**config.mk**
```make
export PLATFORM = sky130hd
export DESIGN_NAME = CPU
export DESIGN_NICKNAME = CPU
export VERILOG_FILES = /design/flow/design.v
export SDC_FILE = /design/flow/constraint.sdc
export NUM_CORES = 4
export LEC_CHECK = 0
export ABC_AREA = 1
export CAP_MARGIN = 20
export CORE_MARGIN = 2
export CORE_UTILIZATION = 72
export PLACE_DENSITY = 0.36
export SETUP_SLACK_MARGIN = 1.97
export SLEW_MARGIN = 20
```
**constraint.sdc**
```tcl
create_clock -name core_clock -period 6.8 [get_ports {clk}]
set_input_delay 1.3600 -clock core_clock [delete_from_list [all_inputs] [get_ports {clk}]]
set_output_delay 1.3600 -clock core_clock [all_outputs]
set_load 0.01 [all_outputs]
```
**design.v**
```verilog
module ALU(A, B, op, zero, out);
	input signed[31:0] A, B;
	input[2:0] op;
	output zero;
	output[31:0] out;
	assign out = (op==3'b000) ? A + B:
			(op==3'b001) ? A - B:
			(op==3'b010) ? A & B:
			(op==3'b011) ? A | B:
			(op==3'b100) ? A ^ B:
			(op==3'b101) ? ((A < B)? 1 : 0) : 0;
	assign zero = ~|out;
endmodule
module adder32bit(A, B, out);
	input[31:0] A, B;
	output[31:0] out;
	assign out = A + B;
endmodule
module controller(op, func3, func7, regWrite, resultSrc, memWrite, jal, branch, jalr, ALUControl, ALUSrc, immSrc);
	input[6:0] op, func7;
	input[2:0] func3;
	output reg[2:0] ALUControl, immSrc;
	output reg[1:0] resultSrc;
	output reg memWrite, jal, branch, jalr, ALUSrc, regWrite;
	parameter[6:0] RTYPE = 7'b0110011, ITYPE = 7'b0010011, STYPE = 7'b0100011, JTYPE = 7'b1101111,
		 BTYPE = 7'b1100011, UTYPE = 7'b0110111, LWTYPE = 7'b0000011, JALRTYPE = 7'b1100111;
	parameter[9:0] ADD = 10'b0000000000, SUB = 10'b0100000000, AND = 10'b0000000111, OR = 10'b0000000110, SLT = 10'b0000000010;
	parameter[2:0] LW = 3'b010, ADDI = 3'b000, XORI = 3'b100, ORI = 3'b110, SLTI = 3'b010, JALR = 3'b000, 
			SW = 3'b010,
			BEQ = 3'b000, BNE = 3'b001, BLT = 3'b100, BGE = 3'b101; 
	always@(op, func3, func7)
	begin
		{regWrite, resultSrc, memWrite, jal, branch, jalr, ALUControl, ALUSrc, immSrc} = 14'b0;
		case(op)
			RTYPE:
			begin
				{regWrite, resultSrc, memWrite, jal, branch, jalr, ALUSrc} = 8'b1000_0000;
				case({func7, func3})
					ADD: ALUControl = 3'b000;
					SUB: ALUControl = 3'b001;
					AND: ALUControl = 3'b010;
					OR: ALUControl = 3'b011;
					SLT: ALUControl = 3'b101;
				endcase
			end
			ITYPE:
			begin
				{regWrite, resultSrc, memWrite, jal, branch, jalr, ALUSrc, immSrc} = 11'b1000_0001_000;
				case(func3)
					ADDI: ALUControl = 3'b000;
					XORI: ALUControl = 3'b100;
					ORI: ALUControl = 3'b011;
					SLTI: ALUControl = 3'b101;
				endcase
			end
			STYPE: {regWrite, memWrite, jal, branch, jalr, ALUControl, ALUSrc, immSrc} = 12'b0100_0000_1001;
			JTYPE: {regWrite, resultSrc, memWrite, jal, branch, jalr, immSrc} = 10'b1100_1000_10;
			BTYPE: 
			begin
				{regWrite, memWrite, jal, branch, jalr, ALUSrc, immSrc} = 9'b0001_0001_1;
				case(func3)
					BEQ:
					begin
						ALUControl <= 3'b001;
					end
					BNE:
					begin
						ALUControl <= 3'b001;
					end
					BLT:
					begin
						ALUControl <= 3'b101;
					end
					BGE:
					begin
						ALUControl <= 3'b101;
					end
				endcase
			end
			UTYPE: {regWrite, resultSrc, memWrite, jal, branch, jalr, immSrc} = 10'b1110_0001_00;
			LWTYPE: {regWrite, resultSrc, memWrite, jal, branch, jalr, ALUControl, ALUSrc, immSrc} = 14'b1010_0000_0010_00;
			JALRTYPE: {regWrite, resultSrc, memWrite, jal, branch, jalr, ALUControl, ALUSrc, immSrc} = 14'b1100_0010_0010_00;
		endcase
	end
endmodule
module decoder(jalr, jal, branch, zero, LSB, func3, PCSrc);
	input jalr, jal, branch, zero, LSB;
	input[2:0] func3;
	output reg[1:0] PCSrc;
	parameter[2:0] BEQ = 3'b000, BNE = 3'b001, BLT = 3'b100, BGE = 3'b101;
	always@(jalr, jal, branch, zero, LSB, func3)
	begin
		if(jal)
			PCSrc = 2'b01;
		else if(jalr)
			PCSrc = 2'b10;
		else if(branch)
		begin
			case(func3)
				BEQ: PCSrc = zero ? 2'b01 : 2'b00;
				BNE: PCSrc = zero ? 2'b00 : 2'b01;
				BLT: PCSrc = LSB ? 2'b01 : 2'b00;
				BGE: PCSrc = LSB ? 2'b00 : 2'b01;
				default: PCSrc = 2'b00;
			endcase
		end
		else
			PCSrc = 2'b00;
	end
endmodule
module FDReg(clk, en, clr, instRF, PCF, PCPlus4F, instRD, PCD, PCPlus4D);
	input clk, en, clr;
	input[31:0] instRF, PCF, PCPlus4F;
	output reg[31:0] instRD, PCD, PCPlus4D;
	always@(posedge clk)
	begin
		if(clr)
			{instRD, PCD, PCPlus4D} <= 96'b0;
		else if(~en) 
			{instRD, PCD, PCPlus4D} <= {instRF, PCF, PCPlus4F};
		else
			{instRD, PCD, PCPlus4D} <= {instRD, PCD, PCPlus4D};
	end
endmodule
module DEReg(clk, clr, regWriteD, resultSrcD, memWriteD, jalD, branchD, jalrD, ALUControlD, ALUSrcD,func3D ,RD1D, RD2D, PCD, RS1D, RS2D, RDD,
		immExtD, PCPlus4D, regWriteE, resultSrcE, memWriteE, jalE, branchE, jalrE, ALUControlE, ALUSrcE, func3E, RD1E, RD2E, PCE, RS1E,
		RS2E, RDE, immExtE, PCPlus4E);
	input clk, clr;
	input regWriteD;
	input[1:0] resultSrcD;
	input memWriteD, jalD, branchD, jalrD;
	input[2:0] ALUControlD;
	input ALUSrcD;
	input[2:0] func3D;
	input[31:0] RD1D, RD2D, PCD;
	input[4:0] RS1D, RS2D, RDD;
	input[31:0] immExtD, PCPlus4D;
	output reg regWriteE;
	output reg[1:0] resultSrcE;
	output reg memWriteE, jalE, branchE, jalrE;
	output reg[2:0] ALUControlE;
	output reg ALUSrcE;
	output reg[2:0] func3E;
	output reg[31:0] RD1E, RD2E, PCE;
	output reg[4:0] RS1E, RS2E, RDE;
	output reg[31:0] immExtE, PCPlus4E;
	always@(posedge clk)
	begin
		if(clr)
			{regWriteE, resultSrcE, memWriteE, jalE, branchE, jalrE, ALUControlE, ALUSrcE, func3E, RD1E, RD2E, PCE, RS1E, RS2E,
			RDE, immExtE, PCPlus4E} <= 0;
		else
			{regWriteE, resultSrcE, memWriteE, jalE, branchE, jalrE, ALUControlE, ALUSrcE, func3E, RD1E, RD2E, PCE, RS1E, RS2E, RDE,
			immExtE, PCPlus4E} <= {regWriteD, resultSrcD, memWriteD, jalD, branchD, jalrD, ALUControlD, ALUSrcD, func3D, RD1D, RD2D,
			PCD, RS1D, RS2D, RDD, immExtD, PCPlus4D};
	end
endmodule
module EMReg(clk, rst, regWriteE, resultSrcE, memWriteE, ALUResultE, writeDataE, RDE, immExtE, PCPlus4E, regWriteM, resultSrcM, memWriteM,
		ALUResultM, writeDataM, RDM, immExtM, PCPlus4M);
	input clk, rst;
	input regWriteE;
	input[1:0] resultSrcE;
	input memWriteE;
	input[31:0] ALUResultE, writeDataE;
	input[4:0] RDE;
	input[31:0] immExtE, PCPlus4E;
	output reg regWriteM;
	output reg[1:0] resultSrcM;
	output reg memWriteM;
	output reg[31:0] ALUResultM, writeDataM;
	output reg[4:0] RDM;
	output reg[31:0] immExtM, PCPlus4M;
	always@(posedge clk)
	begin
		if(rst)
			{regWriteM, resultSrcM, memWriteM} <= 0;
		else
		{regWriteM, resultSrcM, memWriteM, ALUResultM, writeDataM, RDM, immExtM, PCPlus4M} <= {regWriteE, resultSrcE, memWriteE,
		ALUResultE, writeDataE, RDE, immExtE, PCPlus4E};
	end
endmodule
module MWReg(clk, rst, regWriteM, resultSrcM, ALUResultM, readDataM, RDM, immExtM, PCPlus4M, regWriteW, resultSrcW, ALUResultW, readDataW, RDW,
		immExtW, PCPlus4W);
	input clk, rst;
	input regWriteM;
	input[1:0] resultSrcM;
	input[31:0] ALUResultM, readDataM;
	input[4:0] RDM;
	input[31:0] immExtM, PCPlus4M;
	output reg regWriteW;
	output reg[1:0] resultSrcW;
	output reg[31:0] ALUResultW, readDataW;
	output reg[4:0] RDW;
	output reg[31:0] immExtW, PCPlus4W;
	always@(posedge clk)
	begin
		if(rst)
			{regWriteW, resultSrcW} <= 0;
		else
		{regWriteW, resultSrcW, ALUResultW, readDataW, RDW, immExtW, PCPlus4W} <= {regWriteM, resultSrcM, ALUResultM, readDataM, RDM,
		immExtM, PCPlus4M};
	end
endmodule
module hazardUnit(RS1D, RS2D, RS1E, RS2E, RDE, PCSrcE, resultSrcE, RDM, regWriteM, RDW, regWriteW, resultSrcM, resultSrcW, stallF, stallD, flushD, flushE, forwardAE,
		forwardBE);
	input[4:0] RS1D, RS2D, RS1E, RS2E, RDE;
	input[1:0] PCSrcE, resultSrcE;
	input[4:0] RDM;
	input regWriteM;
	input[4:0] RDW;
	input regWriteW;
	input[1:0] resultSrcM, resultSrcW;
	output reg stallF, stallD, flushD, flushE;
	output reg[1:0] forwardAE, forwardBE;
	reg lwStall;
	always@(RS1D, RS2D, RS1E, RS2E, RDE, PCSrcE, resultSrcE, RDM, regWriteM, RDW, regWriteW, resultSrcM, resultSrcW)
	begin
		{stallF, stallD, flushD, flushE, forwardAE, forwardBE} = 0; 
		if(RS1E == RDM && resultSrcM==2'b11 && RS1E!=0)
			forwardAE = 2'b11;
		else if (((RS1E == RDM) && regWriteM) && RS1E!=0)
			forwardAE = 2'b10;
		else if ((RS1E == RDW && regWriteW && RS1E!=0) || (RS1E == RDW && resultSrcW==2'b11 && RS1E!=0))
			forwardAE = 2'b01;
		else
			forwardAE = 2'b00;
		if(RS2E == RDM && resultSrcM==2'b11 && RS2E!=0)
			forwardBE = 2'b11;
		else if (((RS2E == RDM) && regWriteM) && RS2E!=0)
			forwardBE = 2'b10;
		else if ((RS2E == RDW && regWriteW && RS2E!=0) || (RS2E == RDW && resultSrcW==2'b11 && RS2E!=0))
			forwardBE = 2'b01;
		else
			forwardBE = 2'b00;
		if(((RS1D == RDE) || (RS2D == RDE)) && (resultSrcE == 2'b01))
			lwStall = 1'b1;
		else
			lwStall = 1'b0;
		{stallF, stallD} = {lwStall, lwStall};
		if(PCSrcE != 2'b00)
			flushD = 1'b1;
		else
			flushD = 1'b0;
		if(PCSrcE != 2'b00 || lwStall == 1)
			flushE = 1'b1;
		else
			flushE = 1'b0;
	end
endmodule
module immExtend(in, immSrc, out);
	input[31:7] in;
	input[2:0] immSrc;
	output[31:0] out;
	assign out = (immSrc == 3'b000) ? {{20{in[31]}}, in[31:20]}:
		(immSrc == 3'b001) ? {{20{in[31]}}, in[31:25], in[11:7]}:
		(immSrc == 3'b010) ? {{12{in[31]}}, in[31], in[19:12], in[20], in[30:21], 1'b0}:
		(immSrc == 3'b011) ? {{19{in[31]}}, in[31], in[7], in[30:25], in[11:8], 1'b0}:
		(immSrc == 3'b100) ? {in[31:12], 12'b0}:
		32'b0;
endmodule
module mux2to1(i0, i1, sel, out);
	input[31:0] i0, i1;
	input sel;
	output[31:0] out;
	assign out = (sel==1'b0) ? i0:
			(sel==1'b1) ? i1 : 0;
endmodule
module mux3to1(i0, i1, i2, sel, out);
	input[31:0] i0, i1, i2;
	input[1:0] sel;
	output[31:0] out;
	assign out = (sel==2'b00) ? i0:
			(sel==2'b01) ? i1:
			(sel==2'b10) ? i2: 0;
endmodule
module mux4to1(i0, i1, i2, i3, sel, out);
	input[31:0] i0, i1, i2, i3;
	input[1:0] sel;
	output[31:0] out;
	assign out = (sel==2'b00) ? i0:
			(sel==2'b01) ? i1:
			(sel==2'b10) ? i2:
			(sel==2'b11) ? i3: 0;
endmodule
module reg32bit(in, clk, rst, en, out);
	input[31:0] in;
	input clk, rst, en;
	output reg[31:0] out;
	always@(posedge clk)
	begin
		if(rst)
			out <= 32'b0;
		else if(~en)
			out <= in;
		else
			out <= out;
	end
endmodule
module regFile(A1, A2, A3, WD, regWrite, clk, RD1, RD2);
	input[4:0] A1, A2, A3;
	input[31:0] WD;
	input regWrite, clk;
	output[31:0] RD1, RD2;
	reg[31:0] mem[0:31];
	assign RD1 = (A1 == 5'b0) ? 32'b0 : mem[A1];
	assign RD2 = (A2 == 5'b0) ? 32'b0 : mem[A2];
	always@(negedge clk) 
	begin
		if(regWrite && A3!=32'b0)
			mem[A3] <= WD;
		else
			mem[A3] <= mem[A3];
	end
endmodule
module dataPath(clk, rst, instRF, readDataM, PCFOut, ALUResultMOut, writeDataMOut, memWriteMOut, regWriteD, resultSrcD, memWriteD, jalD, branchD, jalrD, ALUControlD, ALUSrcD, immSrcD, stallF, stallD, flushD, 
		flushE, forwardAE, forwardBE, op, func3, func7, RS1DOut, RS2DOut, RS1EOut, RS2EOut, RDEOut, PCSrcEOut, resultSrcEOut,
		RDMOut, regWriteMOut, RDWOut, regWriteWOut, resultSrcMOut, resultSrcWOut);
	input clk, rst;
	input[31:0] instRF, readDataM;
	output[31:0] PCFOut, ALUResultMOut, writeDataMOut;
	output memWriteMOut;
	input regWriteD;
	input[1:0] resultSrcD;
	input memWriteD, jalD, branchD, jalrD;
	input[2:0] ALUControlD;
	input ALUSrcD;
	input[2:0] immSrcD;
	input stallF, stallD, flushD, flushE;
	input[1:0] forwardAE, forwardBE;
	output[6:0] op;
	output[2:0] func3;
	output[6:0] func7;
	output[4:0] RS1DOut, RS2DOut;
	output[4:0] RS1EOut, RS2EOut, RDEOut;
	output[1:0] PCSrcEOut, resultSrcEOut;
	output[4:0] RDMOut;
	output regWriteMOut;
	output[4:0] RDWOut;
	output regWriteWOut;
	output[1:0] resultSrcMOut, resultSrcWOut;
	wire[31:0] PCFNext, PCF, PCPlus4F;
	wire[31:0] instRD;
	wire[2:0] func3D; 
	wire[31:0] RD1D, RD2D, PCD;
	wire[4:0] RS1D, RS2D, RDD; 
	wire[31:0] immExtD, PCPlus4D;
	wire regWriteE;
	wire[1:0] resultSrcE;
	wire memWriteE, jalE, branchE, jalrE;
	wire[2:0] ALUControlE;
	wire ALUSrcE;
	wire[2:0] func3E;
	wire[31:0] RD1E, RD2E, PCE;
	wire[4:0] RS1E, RS2E, RDE;
	wire[31:0] immExtE, PCPlus4E;
	wire[31:0] srcAE, srcBE, writeDataE, ALUResultE, PCTargetE;
	wire zeroE;
	wire regWriteM;
	wire[1:0] resultSrcM;
	wire memWriteM;
	wire[31:0] ALUResultM, writeDataM;
	wire[4:0] RDM;
	wire[31:0] immExtM, PCPlus4M;
	wire regWriteW;
	wire[1:0] resultSrcW;
	wire[31:0] ALUResultW, readDataW;
	wire[4:0] RDW;
	wire[31:0] immExtW, PCPlus4W, resultW;
	wire[1:0] PCSrcE;
	mux3to1 PCMux(PCPlus4F, PCTargetE, ALUResultE, PCSrcE, PCFNext);
	reg32bit PCReg(PCFNext, clk, rst, stallF, PCF);
	adder32bit addWith4(PCF, 4, PCPlus4F);
	FDReg myFDReg(clk, stallD, flushD | rst, instRF, PCF, PCPlus4F, instRD, PCD, PCPlus4D);
	regFile myRegFile(instRD[19:15], instRD[24:20], RDW, resultW, regWriteW, clk, RD1D, RD2D);
	immExtend myImmExt(instRD[31:7], immSrcD, immExtD);
	DEReg myDEReg(clk, flushE | rst, regWriteD, resultSrcD, memWriteD, jalD, branchD, jalrD, ALUControlD, ALUSrcD, func3D, RD1D, RD2D, PCD, RS1D,
			RS2D, RDD, immExtD, PCPlus4D, regWriteE, resultSrcE, memWriteE, jalE, branchE, jalrE, ALUControlE, ALUSrcE, func3E,
			RD1E, RD2E, PCE, RS1E, RS2E, RDE, immExtE, PCPlus4E);
	mux4to1 forwardAMux(RD1E, resultW, ALUResultM, immExtM, forwardAE, srcAE);
	mux4to1 forwardBMux(RD2E, resultW, ALUResultM, immExtM,forwardBE, writeDataE);
	mux2to1 srcBEMux(writeDataE, immExtE, ALUSrcE, srcBE);
	adder32bit addWithImm(PCE, immExtE, PCTargetE);
	ALU myALU(srcAE, srcBE, ALUControlE, zeroE, ALUResultE);
	EMReg myEMReg(clk, rst, regWriteE, resultSrcE, memWriteE, ALUResultE, writeDataE, RDE, immExtE, PCPlus4E, regWriteM, resultSrcM, memWriteM,
		ALUResultM, writeDataM, RDM, immExtM, PCPlus4M);
	MWReg myMWReg(clk, rst, regWriteM, resultSrcM, ALUResultM, readDataM, RDM, immExtM, PCPlus4M, regWriteW, resultSrcW, ALUResultW, readDataW,
			RDW, immExtW, PCPlus4W);
	mux4to1 resultMux(ALUResultW, readDataW, PCPlus4W, immExtW, resultSrcW, resultW);
	decoder DCD(jalrE, jalE, branchE, zeroE, ALUResultE[0], func3E, PCSrcE);
	assign func3D = instRD[14:12];
	assign RS1D = instRD[19:15];
	assign RS2D = instRD[24:20];
	assign RDD = instRD[11:7];
	assign op = instRD[6:0];
	assign func3 = instRD[14:12];
	assign func7 = instRD[31:25];
	assign PCFOut = PCF;
	assign ALUResultMOut = ALUResultM;
	assign writeDataMOut = writeDataM;
	assign memWriteMOut = memWriteM;
	assign RS1DOut = RS1D;
	assign RS2DOut = RS2D;
	assign RS1EOut = RS1E;
	assign RS2EOut = RS2E;
	assign RDEOut = RDE;
	assign PCSrcEOut = PCSrcE;
	assign resultSrcEOut = resultSrcE;
	assign RDMOut = RDM;
	assign regWriteMOut = regWriteM;
	assign RDWOut = RDW;
	assign regWriteWOut = regWriteW;
	assign resultSrcMOut = resultSrcM;
	assign resultSrcWOut = resultSrcW;
endmodule
module CPU(clk, rst, imem_addr, imem_rdata, dmem_addr, dmem_wdata, dmem_we, dmem_rdata);
	input clk, rst;
	output[31:0] imem_addr;
	input[31:0] imem_rdata;
	output[31:0] dmem_addr, dmem_wdata;
	output dmem_we;
	input[31:0] dmem_rdata;
	wire[4:0] RS1D, RS2D, RS1E, RS2E, RDE;
	wire[1:0] PCSrcE, resultSrcE;
	wire[4:0] RDM;
	wire regWriteM;
	wire[4:0] RDW;
	wire regWriteW, stallF, stallD, flushD, flushE;
	wire[1:0] forwardAE, forwardBE;
	wire[1:0] resultSrcM, resultSrcW;
	wire[6:0] op;
	wire[2:0] func3;
	wire[6:0] func7;
	wire regWrite;
	wire[1:0] resultSrc;
	wire memWrite, jal, branch, jalr;
	wire[2:0] ALUControl;
	wire ALUSrc;
	wire[2:0] immSrc;
	hazardUnit HU(RS1D, RS2D, RS1E, RS2E, RDE, PCSrcE, resultSrcE, RDM, regWriteM, RDW, regWriteW, resultSrcM, resultSrcW, stallF,
			stallD, flushD, flushE, forwardAE, forwardBE);
	dataPath DP(clk, rst, imem_rdata, dmem_rdata, imem_addr, dmem_addr, dmem_wdata, dmem_we, regWrite, resultSrc, memWrite, jal, branch, jalr, ALUControl, ALUSrc, immSrc, stallF, stallD, flushD, 
		flushE, forwardAE, forwardBE, op, func3, func7, RS1D, RS2D, RS1E, RS2E, RDE, PCSrcE, resultSrcE,
		RDM, regWriteM, RDW, regWriteW, resultSrcM, resultSrcW);
	controller CU(op, func3, func7, regWrite, resultSrc, memWrite, jal, branch, jalr, ALUControl, ALUSrc, immSrc);
endmodule
```
**run.sh**
```bash
#!/bin/bash
# the make line also repeats each setting of config.mk as NAME=value (left out here)
make -C /OpenROAD-flow-scripts/flow DESIGN_CONFIG=/design/flow/config.mk WORK_HOME=/design/flow/orfs CLKGATE_MAP_FILE= finish
```
==> results of run 1 <==
## per-stage QoR
stage	instances	worst slack, ns
4_1_cts	11958	0.561
2_1_floorplan	9010	1.27
3_3_place_gp	10519	-0.107
3_5_place_dp	10520	-0.254
## routing by layer
metal / global-route usage [%] / GRT overflow
met1: 91.2 / 792
met2: 99.7 / 1140
met3: 83.7 / 496
met4: 85.0 / 592
met5: 66.5 / 87
## repair_timing
| action | 4_1_cts |
|---|---|
| gates cloned | 11 |
| hold buffers | 0 |
| buffers inserted | 106 |
| endpoints found under the setup margin | 2357 |
| gates resized | 261 |
| pin swaps | 34 |
==> metrics.csv, run 1 <==
stage;metric;value;unit
outcome;status;aborted with a tool error;
outcome;stop_stage;global routing;
outcome;first-error;[ERROR GRT-0116] Global routing finished with congestion. Check the congestion regions in the DRC Viewer.;
logic_synthesis;syn-mean-instance-area;9.01;µm²
global_route;grt_usage;90.4;%
floorplan;fp.coreArea;0.111;mm²
clocking;root_buffer;clkbuf_16;
logic_synthesis;synthTopCellsByCount;nand2_1 (1,515), o21ai_0 (1,318), edfxtp_1 (1,290);
logic_synthesis;synthesis.yosys.warnings;9;
floorplan;io-pin-count;163;
logic_synthesis;yosys.stat.chipArea;0.0809;mm²
placed_design;dpl.hpwl;204000;µm
clocking;cts_made_buffers;161;
logic_synthesis;logic_family;AND-OR/OR-AND gates;
floorplan;fp.dieArea;0.115;mm²
logic_synthesis;ys.flops;1610;
logic_synthesis;top_area_cells_in_the_synthesized_netlist;edfxtp_1 (48%), o21ai_0 (8.2%), dfxtp_1 (7.9%);
logic_synthesis;area_fraction_in_and_or_nand_and_nor_cells;16.1;%
placed_design;dpl-instance-area;0.0865;mm²
clocking;clock_sinks;1610;
placed_design;port_buffers;162;
logic_synthesis;synth.cellmix.compoundShare;17.8;%
clocking;htreeDepth;4;
placed_design;gpl.final_weighted_congestion;1.08;
floorplan;floorplan.rows;122;
logic_synthesis;synth-edff-count;1290;
logic_synthesis;synth_xor_xnor_area_share;0.715;%
logic_synthesis;mux_share;0;%
floorplan;fp.dieH;339;µm
logic_synthesis;synthDominantCellAreaShare;47.9;%
clocking;cts_max_path_buffers;3;
logic_synthesis;post-synth-top-area-cell;edfxtp_1;
logic_synthesis;postSynth.topFlopCell;edfxtp_1;
logic_synthesis;async_reset_ff_share;0;%
logic_synthesis;synth-cells-yosys;8979;
floorplan;floorplan.core_util;72.9;%
logic_synthesis;adder_share;2.05;%
logic_synthesis;yosysUniqueCellTypes;59;
logic_synthesis;synthMostInstantiatedCell;nand2_1;
floorplan;die_w;339;µm
logic_synthesis;sequential_element_share_of_the_synthesized_area;55.8;%
logic_synthesis;netlist_area;0.0809;mm²
global_route;grt-ovfl-total;3107;
logic_synthesis;postSynthCellCount;8979;
==> run 2, diff against run 1 <==
CTS_CLUSTER_SIZE = 34   (was default)
PLACE_DENSITY = 0.78   (was 0.36)
SETUP_SLACK_MARGIN = 1.34   (was 1.97)
clock period = 4.59 ns   (was 6.8 ns; I/O delays follow)
==> run 2 against run 1 <==
The flow again stops in global routing. Synthesized area stayed put. Synthesized cell count unchanged. Die area did not move.
==> metrics.csv, run 2 <==
stage;metric;value;unit
floorplan;fp.dieArea;0.115;mm²
logic_synthesis;synth_xor_xnor_area_share;0.715;%
clocking;holdBufCountCts;0;
logic_synthesis;yosysUniqueCellTypes;59;
clocking;cts_made_buffers;162;
logic_synthesis;syn-mean-instance-area;9.01;µm²
logic_synthesis;yosys.stat.chipArea;0.0809;mm²
logic_synthesis;ys.flops;1610;
floorplan;fp.dieH;339;µm
placed_design;port_buffers;162;
logic_synthesis;netlist_area;0.0809;mm²
logic_synthesis;sequential_element_share_of_the_synthesized_area;55.8;%
clocking;root_buffer;clkbuf_16;
floorplan;floorplan.core_util;72.9;%
floorplan;die_w;339;µm
logic_synthesis;logic_family;AND-OR/OR-AND gates;
placed_design;dpl.hpwl;208000;µm
logic_synthesis;async_reset_ff_share;0;%
logic_synthesis;synth-edff-count;1290;
logic_synthesis;synthMostInstantiatedCell;nand2_1;
logic_synthesis;synthDominantCellAreaShare;47.9;%
logic_synthesis;mux_share;0;%
clocking;clock_sinks;1610;
outcome;first-error;[ERROR GRT-0116] Global routing finished with congestion. Check the congestion regions in the DRC Viewer.;
global_route;grt_usage;91.4;%
logic_synthesis;adder_share;2.05;%
clocking;htreeDepth;4;
outcome;stop_stage;global routing;
logic_synthesis;synth-cells-yosys;8979;
logic_synthesis;top_area_cells_in_the_synthesized_netlist;edfxtp_1 (48%), o21ai_0 (8.2%), dfxtp_1 (7.9%);
logic_synthesis;synth.cellmix.compoundShare;17.8;%
placed_design;place_ws;-1.83;ns
clocking;cts_max_path_buffers;3;
outcome;status;aborted with a tool error;
floorplan;floorplan.rows;122;
floorplan;fp.coreArea;0.111;mm²
logic_synthesis;postSynth.topFlopCell;edfxtp_1;
logic_synthesis;synthTopCellsByCount;nand2_1 (1,515), o21ai_0 (1,318), edfxtp_1 (1,290);
logic_synthesis;postSynthCellCount;8979;
logic_synthesis;post-synth-top-area-cell;edfxtp_1;
placed_design;gpl.final_weighted_congestion;1.16;
global_route;grt-ovfl-total;2089;
floorplan;io-pin-count;163;
logic_synthesis;area_fraction_in_and_or_nand_and_nor_cells;16.1;%
logic_synthesis;synthesis.yosys.warnings;9;
[run 2: routing by layer]
metal	GRT usage (%)	overflow
met5	68.3	33
met4	90.9	642
met3	84.9	198
met2	100	1024
met1	90.3	192
[run 2: timing repair]
action	4_1_cts
setup endpoints to repair	2361
pin swaps	17
endpoints found under the hold margin	0
setup buffers	26
resized	261
gates cloned	1
[run 2: per-stage QoR]
| step | cell area (µm²) | std cells |
|---|---|---|
| 3_3_place_gp | 90100 | 10933 |
| 2_1_floorplan | 81300 | 9010 |
| 4_1_cts | 101000 | 12280 |
| 3_5_place_dp | 90100 | 10933 |
==> run 3, diff against run 2 <==
ABC_AREA = 0   (was 1)
CAP_MARGIN = 25   (was 20)
CELL_PAD_IN_SITES_GLOBAL_PLACEMENT = 3   (was default)
CORE_UTILIZATION = 60   (was 72)
CTS_CLUSTER_DIAMETER = 23   (was default)
CTS_CLUSTER_SIZE = default   (was 34)
GPL_ROUTABILITY_DRIVEN = 1   (was default)
GPL_TIMING_DRIVEN = 0   (was default)
MIN_ROUTING_LAYER = met1   (was default)
PLACE_DENSITY = 0.4   (was 0.78)
SETUP_SLACK_MARGIN = default   (was 1.34)
clock period = 8.66 ns   (was 4.59 ns; I/O delays follow)
==> run 3 against run 2 <==
The run fails in global placement without I/O. Synthesized area shrank 6.0%. Synthesized cell count fell by 45%. Die area is 13% higher.
==> metrics.csv, run 3 <==
stage;metric;value;unit
outcome;status;aborted with a tool error;
outcome;stop_stage;global placement without I/O;
outcome;first-error;[ERROR GPL-0301] Utilization 101.334 % exceeds 100%.;
logic_synthesis;netlist_area;0.0760;mm²
logic_synthesis;synthesis.yosys.warnings;9;
floorplan;die_w;360;µm
floorplan;floorplan.rows;130;
floorplan;floorplan.core_util;60.5;%
logic_synthesis;mux_share;21.1;%
floorplan;fp.dieArea;0.130;mm²
logic_synthesis;area_fraction_in_and_or_nand_and_nor_cells;6.71;%
floorplan;fp.dieH;360;µm
logic_synthesis;yosysUniqueCellTypes;92;
logic_synthesis;synth.cellmix.compoundShare;6.88;%
logic_synthesis;top_area_cells_in_the_synthesized_netlist;edfxtp_1 (51%), mux4_2 (20%), dfxtp_1 (8.4%);
logic_synthesis;synthTopCellsByCount;edfxtp_1 (1,290), mux4_2 (673), nand2_1 (349);
logic_synthesis;ys.flops;1610;
logic_synthesis;synth-cells-yosys;4971;
logic_synthesis;async_reset_ff_share;0;%
logic_synthesis;adder_share;2.19;%
logic_synthesis;synth_xor_xnor_area_share;1.20;%
logic_synthesis;postSynthCellCount;4971;
logic_synthesis;sequential_element_share_of_the_synthesized_area;59.4;%
floorplan;fp.coreArea;0.126;mm²
logic_synthesis;post-synth-top-area-cell;edfxtp_1;
logic_synthesis;postSynth.topFlopCell;edfxtp_1;
logic_synthesis;synthMostInstantiatedCell;edfxtp_1;
logic_synthesis;syn-mean-instance-area;15.3;µm²
logic_synthesis;yosys.stat.chipArea;0.0760;mm²
logic_synthesis;synth-edff-count;1290;
logic_synthesis;logic_family;multiplexers;
logic_synthesis;synthDominantCellAreaShare;50.9;%
==> run 4, diff against run 3 <==
ABC_AREA = default   (was 0)
CAP_MARGIN = 20   (was 25)
CELL_PAD_IN_SITES_GLOBAL_PLACEMENT = default   (was 3)
CORE_UTILIZATION = 40   (was 60)
CTS_CLUSTER_DIAMETER = default   (was 23)
GPL_ROUTABILITY_DRIVEN = default   (was 1)
GPL_TIMING_DRIVEN = default   (was 0)
MIN_ROUTING_LAYER = default   (was met1)
PLACE_DENSITY = default   (was 0.4)
clock period = 9.75 ns   (was 8.66 ns; I/O delays follow)
==> run 4 against run 3 <==
The run now finishes clean. Synthesized cell count is the same. Synthesized area is the same. Die area grew 49%.
==> metrics.csv, run 4 <==
stage;metric;value;unit
logic_synthesis;synthTopCellsByCount;edfxtp_1 (1,290), mux4_2 (673), nand2_1 (349);
final_layout;syn2layout_area_growth;20.1;%
logic_synthesis;netlist_area;0.0760;mm²
timing;final-max-slew-violation-count;0;
worst_setup_path;crit_path_slowest_cell;or4_1;
worst_setup_path;worst-r2r-setup-slack;0.71;ns
job;cap_violations;0;
drt;drt-initial-drc-count;6021;
floorplan;fp.dieH;440;µm
drt;finalWirelength;254000;µm
logic_synthesis;ys.flops;1610;
power_and_ir_drop;power_frac_clock;47.7;%
placed_design;dpl.hpwl;163000;µm
floorplan;floorplan.core_util;40.1;%
logic_synthesis;postSynthCellCount;4971;
logic_synthesis;synth.cellmix.compoundShare;6.88;%
worst_setup_path;worstPathRequired;10.43;ns
timing;unrepaired_setup_endpoints_after_global_routing;no;
power_and_ir_drop;seq_power_share;42.7;%
final_layout;design.final.nets;6355;
placed_design;gpl.final_weighted_congestion;0.988;
power_and_ir_drop;peakVddDrop;0.157;mV
worst_setup_path;worstRegToRegCells;29;
worst_setup_path;worst_path_dominant_cell_family;simple AND/OR/NAND/NOR gates;
clocking;clock_sinks;1610;
global_route;pin_count_of_the_biggest_net_entering_global_routing;162;
timing;post-route-min-period;9.04;ns
worst_setup_path;regToRegEndpoint;DP.PCReg.out[10];
logic_synthesis;postSynth.topFlopCell;edfxtp_1;
worst_setup_path;crit_end;DP.PCReg.out[10];
clocking;cts_max_path_buffers;3;
placed_design;place_ws;1.01;ns
logic_synthesis;syn-mean-instance-area;15.3;µm²
power_and_ir_drop;total_leakage_power;34.8;nW
logic_synthesis;logic_family;multiplexers;
power_and_ir_drop;power.share.switching;29.0;%
clocking;holdBufCountCts;0;
clocking;htreeDepth;4;
job;warning_count;1098;
clocking;clock_pin_slew_on_the_worst_setup_and_hold_paths;0.06;ns
floorplan;die_w;440;µm
clocking;ctsResizeCount;0;
logic_synthesis;async_reset_ff_share;0;%
worst_setup_path;critical_path_peak_fanout;21;
worst_setup_path;critical-path-top-cell-by-count;buf_4;
timing;fin_skew;0.0873;ns
timing;setup_viol;0;
logic_synthesis;synthDominantCellAreaShare;50.9;%
floorplan;io-pin-count;163;
drt;detail-route-antenna-nets;0;
worst_setup_path;start_kind;flop;
drt;via_per_inst;5.87;
drt;dr.pass1.iters;7;
timing;final_min_period_over_clock_period;92.7;%
power_and_ir_drop;powerSeq;7.89;mW
clocking;root_buffer;clkbuf_16;
logic_synthesis;sequential_element_share_of_the_synthesized_area;59.4;%
worst_setup_path;worst-setup-path-type;flop to flop;
timing;maxSlewHeadroom;20.2;%
logic_synthesis;yosys.stat.chipArea;0.0760;mm²
clocking;worst_skew_pair.late_latency;0.87;ns
worst_setup_path;timing.critical_path.from;DP.myMWReg.RDW[4];
drt;route.vias.total;51837;
worst_setup_path;timing.critical_path.slowest_cell_delay;0.62;ns
placed_design;port_buffers;162;
clocking;tritoncts;done;
timing;timing_worst_slew_pin_value;1.19;ns
floorplan;fp.coreArea;0.190;mm²
logic_synthesis;synth_xor_xnor_area_share;1.20;%
timing;timing.setup.tns;0;ns
logic_synthesis;top_area_cells_in_the_synthesized_netlist;edfxtp_1 (51%), mux4_2 (20%), dfxtp_1 (8.4%);
hold_path;hp-start;DP.myEMReg.PCPlus4M[26];
power_and_ir_drop;power_per_cell_area;202;mW/mm²
global_route;number_of_antenna_violations_at_the_first_check_in_global_routing;6;
worst_setup_path;worstReg2RegStart;DP.myMWReg.RDW[4];
power_and_ir_drop;top_power_group;clock;
worst_setup_path;worst_ep_arrival_time;9.72;ns
worst_setup_path;endpoint_kind;flop;
drt;post-route-drc-count;0;
floorplan;fp.dieArea;0.194;mm²
logic_synthesis;area_fraction_in_and_or_nand_and_nor_cells;6.71;%
worst_setup_path;critical_path_depth;29;
timing;timing.final.hold_violations;0;
logic_synthesis;synthesis.yosys.warnings;9;
clocking;cts_made_buffers;177;
hold_path;min_delay_path_depth;0;
global_route;grt_usage;26.0;%
final_layout;finalNonFillerCells;8827;
worst_setup_path;worstPathBufferInverterCount;4;
global_route;wire_length_of_the_first_global_routing_pass;360000;µm
placed_design;dp.cells;7466;
logic_synthesis;synth-cells-yosys;4971;
drt;avgRoutedWirePerCell;28.7;µm
hold_path;hold_path_end;DP.myMWReg.PCPlus4W[26];
global_route;grt_pass1_vias;53335;
logic_synthesis;mux_share;21.1;%
timing;timing.fmax;111;MHz
power_and_ir_drop;cell_internal_pwr;13.1;mW
clocking;postCtsSetupBuffers;0;
logic_synthesis;yosysUniqueCellTypes;92;
hold_path;hold_path.class;flop to flop;
power_and_ir_drop;combinationalPowerShare;9.6;%
outcome;status;complete, no violations;
final_layout;postLayoutCoreUtil;48.2;%
timing;timing.final.ws_setup;0.710;ns
power_and_ir_drop;p_sw;5.36;mW
logic_synthesis;synthMostInstantiatedCell;edfxtp_1;
floorplan;floorplan.rows;160;
power_and_ir_drop;comb_cell_power;1.76;mW
power_and_ir_drop;clock_net_power;8.81;mW
logic_synthesis;adder_share;2.19;%
logic_synthesis;post-synth-top-area-cell;edfxtp_1;
global_route;grt-ovfl-total;0;
logic_synthesis;synth-edff-count;1290;
-- run 4: per-layer routing --
metal	vias to the layer above	track usage [%]	routed length, µm
li1	22093	-	-
met5	-	0	0
met3	501	5.69	20100
met1	26719	33.7	100000
met4	0	12.6	10800
met2	2524	41.4	122000
-- run 4: cell type report --
| cell class | instances | area, µm² |
|---|---|---|
| tap | 2511 | 3140 |
| multi-input combinational | 2887 | 29400 |
| clock buffer | 205 | 4750 |
| inverter | 152 | 578 |
| antenna | 5 | 12.5 |
| clock inverter | 1151 | 5440 |
| fill | 16431 | 98200 |
| sequential | 1610 | 45200 |
| timing repair buffer | 306 | 2880 |
-- run 4: stage by stage --
stage	power [mW]	hold WS, ns	cell area [µm²]
finish	18.5	0.383	91400
global route	19.4	0.398	91300
CTS	18.6	0.380	91300
detailed placement	10.4	0.389	81100
global placement	10.4	0.386	81100
floorplan	9.58	0.386	76200
==> run 5, diff against run 4 <==
CORE_UTILIZATION = 70   (was 40)
CTS_CLUSTER_SIZE = 58   (was default)
HOLD_SLACK_MARGIN = 0.28   (was default)
PLACE_DENSITY_LB_ADDON = 0.0   (was default)
SETUP_SLACK_MARGIN = 1.57   (was default)
clock period = 5.42 ns   (was 9.75 ns; I/O delays follow)
==> run 5 against run 4 <==
The run now fails in global routing. Die area shrank 43%. Synthesized area is the same. Synthesized cell count is the same.
==> metrics.csv, run 5 <==
stage;metric;value;unit
outcome;status;aborted with a tool error;
outcome;stop_stage;global routing;
outcome;first-error;[ERROR GRT-0116] Global routing finished with congestion. Check the congestion regions in the DRC Viewer.;
logic_synthesis;post-synth-top-area-cell;edfxtp_1;
logic_synthesis;area_fraction_in_and_or_nand_and_nor_cells;6.71;%
logic_synthesis;synth-edff-count;1290;
logic_synthesis;adder_share;2.19;%
logic_synthesis;synth-cells-yosys;4971;
logic_synthesis;top_area_cells_in_the_synthesized_netlist;edfxtp_1 (51%), mux4_2 (20%), dfxtp_1 (8.4%);
floorplan;fp.coreArea;0.107;mm²
logic_synthesis;async_reset_ff_share;0;%
logic_synthesis;netlist_area;0.0760;mm²
logic_synthesis;synthesis.yosys.warnings;9;
logic_synthesis;synth.cellmix.compoundShare;6.88;%
logic_synthesis;postSynthCellCount;4971;
clocking;holdBufCountCts;0;
floorplan;fp.dieArea;0.111;mm²
floorplan;io-pin-count;163;
floorplan;floorplan.core_util;70.8;%
logic_synthesis;sequential_element_share_of_the_synthesized_area;59.4;%
logic_synthesis;synth_xor_xnor_area_share;1.20;%
logic_synthesis;postSynth.topFlopCell;edfxtp_1;
floorplan;floorplan.rows;120;
logic_synthesis;syn-mean-instance-area;15.3;µm²
floorplan;die_w;334;µm
logic_synthesis;mux_share;21.1;%
placed_design;dp.cells;6972;
clocking;root_buffer;clkbuf_16;
global_route;grt_usage;81.5;%
placed_design;port_buffers;162;
logic_synthesis;ys.flops;1610;
global_route;grt-ovfl-total;1306;
clocking;htreeDepth;4;
placed_design;dpl.hpwl;182000;µm
placed_design;gpl.final_weighted_congestion;1.07;
clocking;clock_sinks;1610;
clocking;cts_max_path_buffers;3;
placed_design;place_ws;-2.64;ns
floorplan;fp.dieH;334;µm
clocking;cts_made_buffers;164;
logic_synthesis;logic_family;multiplexers;
logic_synthesis;yosysUniqueCellTypes;92;
logic_synthesis;synthTopCellsByCount;edfxtp_1 (1,290), mux4_2 (673), nand2_1 (349);
logic_synthesis;synthMostInstantiatedCell;edfxtp_1;
placed_design;dpl-instance-area;0.0855;mm²
logic_synthesis;yosys.stat.chipArea;0.0760;mm²
logic_synthesis;synthDominantCellAreaShare;50.9;%
run 5: timing repair:
action | CTS
resized | 397
gates cloned | 23
setup buffers | 78
endpoints found under the setup margin | 2361
hold endpoints to repair | 0
pin swaps | 62
run 5: layer usage:
layer / global-route usage [%] / overflow
met5: 42.2 / 11
met2: 96.1 / 771
met4: 78.7 / 397
met3: 68.2 / 62
met1: 82.2 / 65
==> run 6, diff against run 5 <==
ABC_AREA = 1   (was default)
CORE_ASPECT_RATIO = 0.5   (was default)
CORE_UTILIZATION = 69   (was 70)
CTS_CLUSTER_DIAMETER = 235   (was default)
CTS_CLUSTER_SIZE = 100   (was 58)
HOLD_SLACK_MARGIN = default   (was 0.28)
PLACE_DENSITY = 0.43   (was default)
PLACE_DENSITY_LB_ADDON = default   (was 0.0)
SETUP_SLACK_MARGIN = 1.29   (was 1.57)
==> run 6 against run 5 <==
The run again fails in global routing. Die area is 8.0% higher. Synthesized cell count is 81% higher. Synthesized area is 6.4% higher.
==> metrics.csv, run 6 <==
stage;metric;value;unit
clocking;cts_max_path_buffers;3;
outcome;status;aborted with a tool error;
outcome;stop_stage;global routing;
clocking;htreeDepth;1;
floorplan;io-pin-count;163;
placed_design;port_buffers;162;
outcome;first-error;[ERROR GRT-0232] Routing congestion too high. Check the congestion heatmap in the GUI.;
floorplan;fp.dieH;246;µm
floorplan;fp.dieArea;0.120;mm²
logic_synthesis;netlist_area;0.0809;mm²
clocking;root_buffer;clkbuf_16;
clocking;holdBufCountCts;0;
logic_synthesis;yosysUniqueCellTypes;59;
floorplan;die_w;488;µm
global_route;grt_usage;76.7;%
logic_synthesis;sequential_element_share_of_the_synthesized_area;55.8;%
logic_synthesis;top_area_cells_in_the_synthesized_netlist;edfxtp_1 (48%), o21ai_0 (8.2%), dfxtp_1 (7.9%);
placed_design;gpl.final_weighted_congestion;1.10;
logic_synthesis;synthTopCellsByCount;nand2_1 (1,515), o21ai_0 (1,318), edfxtp_1 (1,290);
clocking;clock_sinks;1610;
logic_synthesis;synthDominantCellAreaShare;47.9;%
floorplan;floorplan.core_util;69.9;%
logic_synthesis;mux_share;0;%
global_route;grt-ovfl-total;12;
logic_synthesis;logic_family;AND-OR/OR-AND gates;
logic_synthesis;synth.cellmix.compoundShare;17.8;%
logic_synthesis;adder_share;2.05;%
logic_synthesis;synth_xor_xnor_area_share;0.715;%
logic_synthesis;postSynthCellCount;8979;
clocking;cts_made_buffers;20;
logic_synthesis;synth-edff-count;1290;
logic_synthesis;post-synth-top-area-cell;edfxtp_1;
logic_synthesis;syn-mean-instance-area;9.01;µm²
logic_synthesis;postSynth.topFlopCell;edfxtp_1;
logic_synthesis;synth-cells-yosys;8979;
logic_synthesis;area_fraction_in_and_or_nand_and_nor_cells;16.1;%
logic_synthesis;yosys.stat.chipArea;0.0809;mm²
placed_design;dpl.hpwl;211000;µm
logic_synthesis;synthMostInstantiatedCell;nand2_1;
logic_synthesis;async_reset_ff_share;0;%
floorplan;floorplan.rows;88;
logic_synthesis;ys.flops;1610;
logic_synthesis;synthesis.yosys.warnings;9;
floorplan;fp.coreArea;0.116;mm²
==> run 6: routing by layer <==
metal | GRT overflow | GRT usage (%)
met2 | 5 | 88.2
met1 | 1 | 78.5
met4 | 6 | 67.9
met3 | 0 | 67.2
met5 | 0 | 54.5
==> run 6: what timing repair did <==
item / in CTS
setup endpoints to repair: 2359
resized: 437
setup buffers: 145
pin swaps: 85
cloned: 8
==> run 6: per-stage QoR <==
step | setup slack [ns] | util [%] | TNS [ns] | area, µm² | instances
floorplan | 0.528 | - | 0 | 81500 | 9010
global placement | -1.07 | 77.7 | -285.91 | 89900 | 10990
detailed placement | -1.16 | 77.7 | -299.12 | 89900 | 10990
CTS | -0.668 | 84.3 | -164.23 | 97500 | 12202
==> run 7, diff against run 6 <==
ABC_AREA = default   (was 1)
CORE_ASPECT_RATIO = default   (was 0.5)
CORE_UTILIZATION = 70   (was 69)
CTS_CLUSTER_DIAMETER = 375   (was 235)
CTS_CLUSTER_SIZE = 36   (was 100)
PLACE_DENSITY = default   (was 0.43)
PLACE_DENSITY_LB_ADDON = 0.0   (was default)
SETUP_SLACK_MARGIN = 1.85   (was 1.29)
SLEW_MARGIN = 40   (was 20)
clock period = 6.48 ns   (was 5.42 ns; I/O delays follow)
==> run 7 against run 6 <==
Die area is 7.4% lower. Synthesized cell count is 45% lower. The run again fails in global routing. Synthesized area is 6.0% lower.
==> metrics.csv, run 7 <==
stage;metric;value;unit
logic_synthesis;synthDominantCellAreaShare;50.9;%
logic_synthesis;synth-cells-yosys;4971;
floorplan;floorplan.core_util;70.8;%
logic_synthesis;netlist_area;0.0760;mm²
outcome;status;aborted with a tool error;
logic_synthesis;area_fraction_in_and_or_nand_and_nor_cells;6.71;%
placed_design;place_ws;-1.37;ns
logic_synthesis;top_area_cells_in_the_synthesized_netlist;edfxtp_1 (51%), mux4_2 (20%), dfxtp_1 (8.4%);
floorplan;fp.dieArea;0.111;mm²
logic_synthesis;syn-mean-instance-area;15.3;µm²
outcome;stop_stage;global routing;
floorplan;io-pin-count;163;
placed_design;gpl.final_weighted_congestion;1.08;
logic_synthesis;yosysUniqueCellTypes;92;
logic_synthesis;postSynthCellCount;4971;
clocking;cts_made_buffers;50;
placed_design;port_buffers;162;
logic_synthesis;post-synth-top-area-cell;edfxtp_1;
logic_synthesis;synth.cellmix.compoundShare;6.88;%
logic_synthesis;adder_share;2.19;%
floorplan;floorplan.rows;120;
clocking;cts_max_path_buffers;3;
placed_design;dpl.hpwl;178000;µm
logic_synthesis;synthTopCellsByCount;edfxtp_1 (1,290), mux4_2 (673), nand2_1 (349);
logic_synthesis;synthesis.yosys.warnings;9;
logic_synthesis;mux_share;21.1;%
logic_synthesis;yosys.stat.chipArea;0.0760;mm²
logic_synthesis;async_reset_ff_share;0;%
placed_design;dpl-instance-area;0.0846;mm²
clocking;root_buffer;clkbuf_16;
clocking;htreeDepth;2;
logic_synthesis;postSynth.topFlopCell;edfxtp_1;
floorplan;die_w;334;µm
logic_synthesis;sequential_element_share_of_the_synthesized_area;59.4;%
floorplan;fp.coreArea;0.107;mm²
clocking;clock_sinks;1610;
logic_synthesis;synth-edff-count;1290;
logic_synthesis;logic_family;multiplexers;
logic_synthesis;synthMostInstantiatedCell;edfxtp_1;
floorplan;fp.dieH;334;µm
logic_synthesis;ys.flops;1610;
logic_synthesis;synth_xor_xnor_area_share;1.20;%
clocking;holdBufCountCts;0;
-- run 7: what timing repair did --
action                                   CTS
endpoints found under the setup margin  2360
setup buffers                             58
cloned                                    26
resized                                  297
pin swaps                                 72
-- run 7: stage by stage --
stage	util (%)	cells
2_1_floorplan	-	5002
3_3_place_gp	78.8	6853
3_5_place_dp	78.8	6855
4_1_cts	86.0	8038
==> run 8, diff against run 7 <==
ABC_AREA = 0   (was default)
CAP_MARGIN = 25   (was 20)
CELL_PAD_IN_SITES_DETAIL_PLACEMENT = 2   (was default)
CELL_PAD_IN_SITES_GLOBAL_PLACEMENT = 2   (was default)
CORE_ASPECT_RATIO = 1.89   (was default)
CORE_UTILIZATION = 43   (was 70)
CTS_CLUSTER_DIAMETER = 213   (was 375)
CTS_CLUSTER_SIZE = 25   (was 36)
GPL_ROUTABILITY_DRIVEN = 1   (was default)
GPL_TIMING_DRIVEN = 0   (was default)
HOLD_SLACK_MARGIN = 0.21   (was default)
MAX_ROUTING_LAYER = met4   (was default)
MIN_ROUTING_LAYER = met2   (was default)
PLACE_DENSITY_LB_ADDON = 0.2   (was 0.0)
SETUP_SLACK_MARGIN = 1.25   (was 1.85)
SLEW_MARGIN = 5   (was 40)
TNS_END_PERCENT = 15   (was default)
clock period = 7.93 ns   (was 6.48 ns; I/O delays follow)
==> run 8 against run 7 <==
The run again fails in global routing. Die area grew 62%. Synthesized cell count is the same. Synthesized area is the same.
==> metrics.csv, run 8 <==
stage;metric;value;unit
outcome;status;aborted with a tool error;
outcome;stop_stage;global routing;
outcome;first-error;[ERROR GRT-0116] Global routing finished with congestion. Check the congestion regions in the DRC Viewer.;
floorplan;fp.coreArea;0.176;mm²
logic_synthesis;synthMostInstantiatedCell;edfxtp_1;
logic_synthesis;yosys.stat.chipArea;0.0760;mm²
clocking;holdBufCountCts;0;
floorplan;fp.dieArea;0.180;mm²
logic_synthesis;synth-cells-yosys;4971;
logic_synthesis;synth_xor_xnor_area_share;1.20;%
placed_design;gpl.final_weighted_congestion;1.13;
floorplan;fp.dieH;582;µm
floorplan;floorplan.core_util;43.2;%
clocking;cts_made_buffers;74;
floorplan;floorplan.rows;212;
logic_synthesis;area_fraction_in_and_or_nand_and_nor_cells;6.71;%
logic_synthesis;synthTopCellsByCount;edfxtp_1 (1,290), mux4_2 (673), nand2_1 (349);
clocking;cts_max_path_buffers;3;
logic_synthesis;synthDominantCellAreaShare;50.9;%
logic_synthesis;post-synth-top-area-cell;edfxtp_1;
logic_synthesis;syn-mean-instance-area;15.3;µm²
logic_synthesis;yosysUniqueCellTypes;92;
clocking;root_buffer;clkbuf_16;
placed_design;port_buffers;161;
logic_synthesis;postSynthCellCount;4971;
logic_synthesis;logic_family;multiplexers;
logic_synthesis;synthesis.yosys.warnings;9;
logic_synthesis;async_reset_ff_share;0;%
clocking;clock_sinks;1610;
logic_synthesis;synth-edff-count;1290;
logic_synthesis;adder_share;2.19;%
logic_synthesis;ys.flops;1610;
logic_synthesis;synth.cellmix.compoundShare;6.88;%
logic_synthesis;mux_share;21.1;%
placed_design;dpl.hpwl;264000;µm
global_route;grt-ovfl-total;442;
logic_synthesis;postSynth.topFlopCell;edfxtp_1;
floorplan;io-pin-count;163;
global_route;grt_usage;81.7;%
floorplan;die_w;310;µm
logic_synthesis;top_area_cells_in_the_synthesized_netlist;edfxtp_1 (51%), mux4_2 (20%), dfxtp_1 (8.4%);
logic_synthesis;sequential_element_share_of_the_synthesized_area;59.4;%
clocking;htreeDepth;3;
logic_synthesis;netlist_area;0.0760;mm²
[run 8: per-stage QoR]
step / area [µm²] / worst slack (ns) / total power, mW / cells
2_1_floorplan: 76200 / 0.358 / 11.8 / 5002
3_3_place_gp: 80700 / -5.68 / 13.1 / 7517
3_5_place_dp: 83500 / -3.87 / 13.3 / 7685
4_1_cts: 92900 / 0.195 / 20.8 / 8960
[run 8: what timing repair did]
item	4_1_cts
pin swaps	60
endpoints found under the setup margin	1948
resized	453
cloned	38
setup buffers	114
[run 8: layer usage]
metal,GRT usage [%],overflow
met5,-,-
met4,69.9,27
met1,-,-
met2,84.7,20
met3,84.9,395
==> run 9, diff against run 8 <==
ABC_AREA = 1   (was 0)
CAP_MARGIN = 20   (was 25)
CELL_PAD_IN_SITES_DETAIL_PLACEMENT = default   (was 2)
CELL_PAD_IN_SITES_GLOBAL_PLACEMENT = default   (was 2)
CORE_ASPECT_RATIO = 0.5   (was 1.89)
CORE_UTILIZATION = 72   (was 43)
CTS_CLUSTER_DIAMETER = 235   (was 213)
CTS_CLUSTER_SIZE = 100   (was 25)
GPL_ROUTABILITY_DRIVEN = default   (was 1)
GPL_TIMING_DRIVEN = default   (was 0)
HOLD_SLACK_MARGIN = default   (was 0.21)
MAX_ROUTING_LAYER = default   (was met4)
MIN_ROUTING_LAYER = default   (was met2)
PLACE_DENSITY = 0.38   (was default)
PLACE_DENSITY_LB_ADDON = default   (was 0.2)
SETUP_SLACK_MARGIN = default   (was 1.25)
SLEW_MARGIN = 20   (was 5)
TNS_END_PERCENT = 5   (was 15)
clock period = 5.42 ns   (was 7.93 ns; I/O delays follow)
==> run 9 against run 8 <==
The run again fails in global routing. Die area shrank 36%. Synthesized cell count grew 81%. Synthesized area is 6.4% higher.
==> metrics.csv, run 9 <==
stage;metric;value;unit
outcome;status;aborted with a tool error;
outcome;stop_stage;global routing;
outcome;first-error;[ERROR GRT-0232] Routing congestion too high. Check the congestion heatmap in the GUI.;
placed_design;port_buffers;162;
logic_synthesis;synth_xor_xnor_area_share;0.715;%
floorplan;fp.dieH;241;µm
global_route;grt_usage;84.7;%
logic_synthesis;ys.flops;1610;
logic_synthesis;async_reset_ff_share;0;%
logic_synthesis;adder_share;2.05;%
logic_synthesis;synthesis.yosys.warnings;9;
logic_synthesis;top_area_cells_in_the_synthesized_netlist;edfxtp_1 (48%), o21ai_0 (8.2%), dfxtp_1 (7.9%);
logic_synthesis;synth-cells-yosys;8979;
global_route;grt-ovfl-total;910;
clocking;cts_made_buffers;20;
floorplan;floorplan.rows;86;
floorplan;die_w;478;µm
logic_synthesis;sequential_element_share_of_the_synthesized_area;55.8;%
clocking;htreeDepth;1;
logic_synthesis;logic_family;AND-OR/OR-AND gates;
logic_synthesis;post-synth-top-area-cell;edfxtp_1;
logic_synthesis;yosys.stat.chipArea;0.0809;mm²
floorplan;io-pin-count;163;
placed_design;place_ws;-1.22;ns
logic_synthesis;mux_share;0;%
placed_design;gpl.final_weighted_congestion;1.10;
logic_synthesis;area_fraction_in_and_or_nand_and_nor_cells;16.1;%
logic_synthesis;synth-edff-count;1290;
clocking;cts_max_path_buffers;3;
placed_design;dpl.hpwl;205000;µm
logic_synthesis;synthDominantCellAreaShare;47.9;%
logic_synthesis;synthMostInstantiatedCell;nand2_1;
clocking;clock_sinks;1610;
placed_design;dpl-instance-area;0.0893;mm²
clocking;root_buffer;clkbuf_16;
clocking;holdBufCountCts;0;
logic_synthesis;synth.cellmix.compoundShare;17.8;%
floorplan;floorplan.core_util;73.0;%
logic_synthesis;synthTopCellsByCount;nand2_1 (1,515), o21ai_0 (1,318), edfxtp_1 (1,290);
logic_synthesis;syn-mean-instance-area;9.01;µm²
logic_synthesis;postSynthCellCount;8979;
floorplan;fp.dieArea;0.115;mm²
logic_synthesis;postSynth.topFlopCell;edfxtp_1;
floorplan;fp.coreArea;0.111;mm²
logic_synthesis;netlist_area;0.0809;mm²
logic_synthesis;yosysUniqueCellTypes;59;
-- run 9: per-stage QoR --
stage	hold WS (ns)	std cells	setup TNS (ns)
floorplan	0.386	9010	-90.62
global placement	0.386	10870	-302.51
detailed placement	0.389	10870	-323.90
CTS	0.416	12068	-63.80
-- run 9: layer usage --
metal	track usage, %	GRT overflow
met5	67.3	66
met4	76.8	206
met3	77.5	185
met2	94.5	311
met1	86.0	142
-- run 9: repair_timing --
action | in CTS
endpoints found under the setup margin | 313
cloned | 6
pin swaps | 78
setup buffers | 134
gates resized | 327
==> run 10, diff against run 9 <==
ABC_AREA = 0   (was 1)
CELL_PAD_IN_SITES_DETAIL_PLACEMENT = 2   (was default)
CELL_PAD_IN_SITES_GLOBAL_PLACEMENT = 2   (was default)
CORE_ASPECT_RATIO = default   (was 0.5)
CORE_UTILIZATION = 54   (was 72)
CTS_CLUSTER_DIAMETER = default   (was 235)
CTS_CLUSTER_SIZE = default   (was 100)
GPL_TIMING_DRIVEN = 1   (was default)
HOLD_SLACK_MARGIN = 0.15   (was default)
MAX_ROUTING_LAYER = met4   (was default)
MIN_ROUTING_LAYER = met2   (was default)
PLACE_DENSITY = default   (was 0.38)
PLACE_DENSITY_LB_ADDON = 0.12   (was default)
SLEW_MARGIN = 25   (was 20)
TNS_END_PERCENT = 95   (was 5)
clock period = 14.1 ns   (was 5.42 ns; I/O delays follow)
==> run 10 against run 9 <==
The run fails in clock tree synthesis. Synthesized cell count shrank 45%. Die area grew 25%. Synthesized area shrank 6.0%.
==> metrics.csv, run 10 <==
stage;metric;value;unit
logic_synthesis;netlist_area;0.0760;mm²
logic_synthesis;ys.flops;1610;
logic_synthesis;synth-cells-yosys;4971;
logic_synthesis;synth-edff-count;1290;
logic_synthesis;async_reset_ff_share;0;%
floorplan;floorplan.core_util;54.4;%
logic_synthesis;postSynthCellCount;4971;
floorplan;fp.coreArea;0.140;mm²
placed_design;gpl.final_weighted_congestion;1.11;
floorplan;fp.dieH;379;µm
outcome;stop_stage;clock tree synthesis;
logic_synthesis;synthDominantCellAreaShare;50.9;%
logic_synthesis;sequential_element_share_of_the_synthesized_area;59.4;%
placed_design;dp.cells;6798;
logic_synthesis;syn-mean-instance-area;15.3;µm²
floorplan;floorplan.rows;137;
logic_synthesis;top_area_cells_in_the_synthesized_netlist;edfxtp_1 (51%), mux4_2 (20%), dfxtp_1 (8.4%);
logic_synthesis;synth_xor_xnor_area_share;1.20;%
logic_synthesis;logic_family;multiplexers;
logic_synthesis;yosysUniqueCellTypes;92;
logic_synthesis;yosys.stat.chipArea;0.0760;mm²
logic_synthesis;synthesis.yosys.warnings;9;
logic_synthesis;adder_share;2.19;%
logic_synthesis;synthMostInstantiatedCell;edfxtp_1;
logic_synthesis;mux_share;21.1;%
floorplan;io-pin-count;163;
logic_synthesis;area_fraction_in_and_or_nand_and_nor_cells;6.71;%
outcome;status;aborted with a tool error;
floorplan;fp.dieArea;0.144;mm²
placed_design;dpl.hpwl;216000;µm
placed_design;port_buffers;162;
logic_synthesis;synthTopCellsByCount;edfxtp_1 (1,290), mux4_2 (673), nand2_1 (349);
logic_synthesis;post-synth-top-area-cell;edfxtp_1;
outcome;first-error;[ERROR DPL-0033] detailed placement checks failed during check placement.;
logic_synthesis;postSynth.topFlopCell;edfxtp_1;
floorplan;die_w;379;µm
logic_synthesis;synth.cellmix.compoundShare;6.88;%
## run 10: stage by stage
step | worst slack [ns] | total power, mW | cell area (µm²) | hold slack, ns | utilization (%)
after floorplan | 3.13 | 6.63 | 76200 | 0.386 | -
after global placement | 4.11 | 7.21 | 80000 | 0.386 | 57.3
after detailed placement | 3.24 | 7.28 | 80000 | 0.391 | 57.3
==> run 11, diff against run 10 <==
ABC_AREA = 1   (was 0)
CAP_MARGIN = 25   (was 20)
CORE_ASPECT_RATIO = 1.89   (was default)
CORE_UTILIZATION = 43   (was 54)
CTS_CLUSTER_DIAMETER = 213   (was default)
CTS_CLUSTER_SIZE = 25   (was default)
GPL_ROUTABILITY_DRIVEN = 0   (was default)
GPL_TIMING_DRIVEN = 0   (was 1)
HOLD_SLACK_MARGIN = default   (was 0.15)
PLACE_DENSITY_LB_ADDON = 0.2   (was 0.12)
SETUP_SLACK_MARGIN = 1.1   (was default)
SLEW_MARGIN = 5   (was 25)
TNS_END_PERCENT = 15   (was 95)
clock period = 7.93 ns   (was 14.1 ns; I/O delays follow)
==> run 11 against run 10 <==
The run again fails in clock tree synthesis. Die area increased by 33%. Synthesized area increased by 6.4%. Synthesized cell count increased by 81%.
==> metrics.csv, run 11 <==
stage;metric;value;unit
logic_synthesis;top_area_cells_in_the_synthesized_netlist;edfxtp_1 (48%), o21ai_0 (8.2%), dfxtp_1 (7.9%);
logic_synthesis;async_reset_ff_share;0;%
logic_synthesis;synth.cellmix.compoundShare;17.8;%
logic_synthesis;postSynthCellCount;8979;
floorplan;die_w;319;µm
logic_synthesis;synth_xor_xnor_area_share;0.715;%
logic_synthesis;logic_family;AND-OR/OR-AND gates;
logic_synthesis;postSynth.topFlopCell;edfxtp_1;
placed_design;dp.cells;11883;
logic_synthesis;yosys.stat.chipArea;0.0809;mm²
logic_synthesis;synthMostInstantiatedCell;nand2_1;
logic_synthesis;ys.flops;1610;
outcome;stop_stage;clock tree synthesis;
placed_design;dpl.hpwl;468000;µm
placed_design;port_buffers;161;
outcome;first-error;[ERROR DPL-0033] detailed placement checks failed during check placement.;
floorplan;fp.dieH;600;µm
floorplan;floorplan.rows;218;
logic_synthesis;syn-mean-instance-area;9.01;µm²
floorplan;io-pin-count;163;
outcome;status;aborted with a tool error;
logic_synthesis;synthDominantCellAreaShare;47.9;%
floorplan;fp.coreArea;0.187;mm²
logic_synthesis;post-synth-top-area-cell;edfxtp_1;
logic_synthesis;synthTopCellsByCount;nand2_1 (1,515), o21ai_0 (1,318), edfxtp_1 (1,290);
logic_synthesis;synth-cells-yosys;8979;
logic_synthesis;mux_share;0;%
logic_synthesis;area_fraction_in_and_or_nand_and_nor_cells;16.1;%
logic_synthesis;sequential_element_share_of_the_synthesized_area;55.8;%
logic_synthesis;yosysUniqueCellTypes;59;
floorplan;fp.dieArea;0.192;mm²
logic_synthesis;netlist_area;0.0809;mm²
logic_synthesis;synth-edff-count;1290;
floorplan;floorplan.core_util;43.3;%
logic_synthesis;adder_share;2.05;%
logic_synthesis;synthesis.yosys.warnings;9;
[run 11: per-stage QoR]
stage | cell area (µm²) | utilization, % | worst slack, ns | hold WS [ns] | total power [mW]
floorplan | 81000 | - | 0.366 | 0.386 | 12.0
global placement | 85600 | 45.8 | -4.21 | 0.389 | 14.0
detailed placement | 90400 | 48.4 | -2.46 | 0.392 | 14.4
Power is estimated from default activity; no workload was simulated.
